==> flow/design.v (excerpt) <==
module LASER (
    input CLK,
    input RST,
    input [3:0] X,
    input [3:0] Y,
    output reg [3:0] C1X,
    output reg [3:0] C1Y,
    output reg [3:0] C2X,
    output reg [3:0] C2Y,
    output reg DONE
);
    localparam S_IDLE           = 4'd0;
    localparam S_READ           = 4'd1;
    localparam S_INIT_C1        = 4'd2;
    localparam S_CALC_C1        = 4'd3;
    localparam S_UPDATE_C1      = 4'd4;
    localparam S_INIT_C2        = 4'd5;
    localparam S_CALC_C2        = 4'd6;
    localparam S_UPDATE_C2      = 4'd7;
    localparam S_CHECK_CONV     = 4'd8;
    localparam S_DONE           = 4'd9;
    localparam S_WAIT           = 4'd10;
    reg [3:0] state;
    reg [5:0] pixel_count;
    reg [3:0] X_MEM [0:39];
    reg [3:0] Y_MEM [0:39];
    reg [5:0] mark_data;        
    reg [3:0] index_X, index_Y; 
    reg [5:0] current_hit_count;
    reg [5:0] best_hit_count;
    reg [3:0] best_c1x, best_c1y;
    reg [3:0] best_c2x, best_c2y;
  ...
Size in the first run: roughly 2300 cells after synthesis, ~410 flip-flops, roughly 27 I/O pins.
Settings: LEC_CHECK=0, ABC_AREA=1, CAP_MARGIN=20, CELL_PAD_IN_SITES_GLOBAL_PLACEMENT=2, CORE_MARGIN=2, CORE_UTILIZATION=20, CTS_CLUSTER_DIAMETER=184, MIN_ROUTING_LAYER=met1, PLACE_DENSITY_LB_ADDON=0.08, SETUP_SLACK_MARGIN=-0.14, SLEW_MARGIN=10; clock period 4.53 ns.
run.sh (not shown) runs the stock make flow with config.mk's settings and CLKGATE_MAP_FILE=.
The starting point completed, yet does not pass: negative setup slack.
Edit:
- ABC_AREA: 1 -> default
- CELL_PAD_IN_SITES_GLOBAL_PLACEMENT: 2 -> default
- CORE_UTILIZATION: 20 -> 58
- CTS_CLUSTER_DIAMETER: 184 -> default
- MIN_ROUTING_LAYER: met1 -> default
- PLACE_DENSITY_LB_ADDON: 0.08 -> default
- SETUP_SLACK_MARGIN: -0.14 -> default
- SLEW_MARGIN: 10 -> 20
- clock period: 4.53 -> 3.33 ns (I/O delays scaled with it)
The changed run completed, yet does not pass: negative setup slack.
Wire length is lower by about 23%.
Clock-buffer cell count is lower by 17.
Total power is higher by about 28%.
Synthesized area is lower by about 3.2%.
Final area is lower by about 9%.
Clock power is higher by 19%.
Maximum frequency is lower by about 6.5%.
Utilization is higher by 48 points.
Synthesized cell count is lower by about 23%.
Edit:
- CORE_UTILIZATION: 58 -> 40
- clock period: 3.33 -> 6.6 ns (I/O delays scaled with it)
Effect: The changed run finished with timing, DRC and antenna clean. Area after synthesis does not change. Hold slack improves by 0.011 ns. Flip-flop count is unchanged.
Edit:
- clock period: 6.6 -> 6.47 ns (I/O delays scaled with it)
Via count goes up by 2.0%.
Worst setup slack got worse by 0.060 ns.
Cell area increases by about 2.5%.
Sequential share of layout area came out lower by 1.1 points.
Die area does not change.
Non-clock buffer count climbs by 69.
Final cell count came out higher by about 2.5%.

Setup of P:
LASER again, from the RTL that the note above started with.
export LEC_CHECK = 0
export ABC_AREA = 1
export CAP_MARGIN = 15
export CORE_MARGIN = 2
export CORE_UTILIZATION = 72
export CTS_CLUSTER_SIZE = 74
export PLACE_DENSITY = 0.65
export SLEW_MARGIN = 20
create_clock -name core_clock -period 5.11 [get_ports {CLK}]
P completed end to end; final checks failed (negative setup slack).
The following lists how Q was set up differently from P:
Settings: putting SETUP_SLACK_MARGIN at 1.31 where nothing was set; swapping 15 for 20 in CAP_MARGIN; swapping 0.65 for 0.36 in PLACE_DENSITY.
[summary]
Sort Q and P by area growth from synthesis to final layout asc -> top: Q. Q: flow complete, layout not clean; failing: negative setup slack. Diff P -> Q: global routing usage on met2 now smaller; layout clock buffer count now larger; wire length of the first global-routing pass now smaller; worst slack at placement now smaller; portion of total power attributed to the clock network now smaller. The sequential share of layout area reported for Q is greater than that of P by 0.83 points. P has a higher post-cts gate resize count than Q. Buffer count excluding the clock tree in the final layout ends up lower on Q.

Starting RTL as in the previous note.
// LASER
module LASER (
    input CLK,
    input RST,
    input [3:0] X,
    input [3:0] Y,
    output reg [3:0] C1X,
    output reg [3:0] C1Y,
    output reg [3:0] C2X,
    output reg [3:0] C2Y,
    output reg DONE
);
clock: 4.53 ns
lec_check: 0
abc_area: 1
cap_margin: 20
cell_pad_in_sites_detail_placement: 2
cell_pad_in_sites_global_placement: 2
core_margin: 2
core_utilization: 20
cts_cluster_diameter: 184
min_routing_layer: met1
place_density_lb_addon: 0.13
setup_slack_margin: -0.14
slew_margin: 10
The first run finished but failed the layout checks on negative setup slack.
Then changed:
- CELL_PAD_IN_SITES_DETAIL_PLACEMENT: 2 -> not set
- CELL_PAD_IN_SITES_GLOBAL_PLACEMENT: 2 -> not set
- CORE_UTILIZATION: 20 -> 68
- CTS_CLUSTER_DIAMETER: 184 -> not set
- CTS_CLUSTER_SIZE: not set -> 98
- MIN_ROUTING_LAYER: met1 -> not set
- PLACE_DENSITY_LB_ADDON: 0.13 -> not set
- SETUP_SLACK_MARGIN: -0.14 -> not set
- SLEW_MARGIN: 10 -> 20
- clock period: 4.53 -> 7.38 ns (I/O delays scaled with it)
=>
- With this change the flow went through all stages and came out clean
- via count went down by 8.3%
- routed wire length went down by 35%
- worst setup slack is better by 1800 ps
- register-to-register slack is better by 1800 ps
- cell area went down by 21%
- count of clock-buffer cells in the layout went down by 27
- global-route usage went up by 19 points
- hold slack is better by 17 ps
- sequential cell count is unchanged
- area after synthesis stays the same
- cell count went down by 35%
Then changed:
- CORE_UTILIZATION: 68 -> 72
- CTS_CLUSTER_DIAMETER: not set -> 247
- CTS_CLUSTER_SIZE: 98 -> not set
- PLACE_DENSITY: not set -> 0.64
- clock period: 7.38 -> 5.39 ns (I/O delays scaled with it)
=> This time the run never finished: it broke off in clock tree synthesis. Synthesized cell count stays the same. Die size is lower by 5.4%. Synthesized area does not change.
Then changed:
- CORE_UTILIZATION: 72 -> 68
- CTS_CLUSTER_DIAMETER: 247 -> not set
- PLACE_DENSITY: 0.64 -> not set
This time the run ran to the end with violations: negative setup slack.
Die size rose by 5.7%.
Synthesized cell count stays the same.
Area after synthesis does not change.
Power figures rest on the tool's default switching activity, not on a simulated workload.
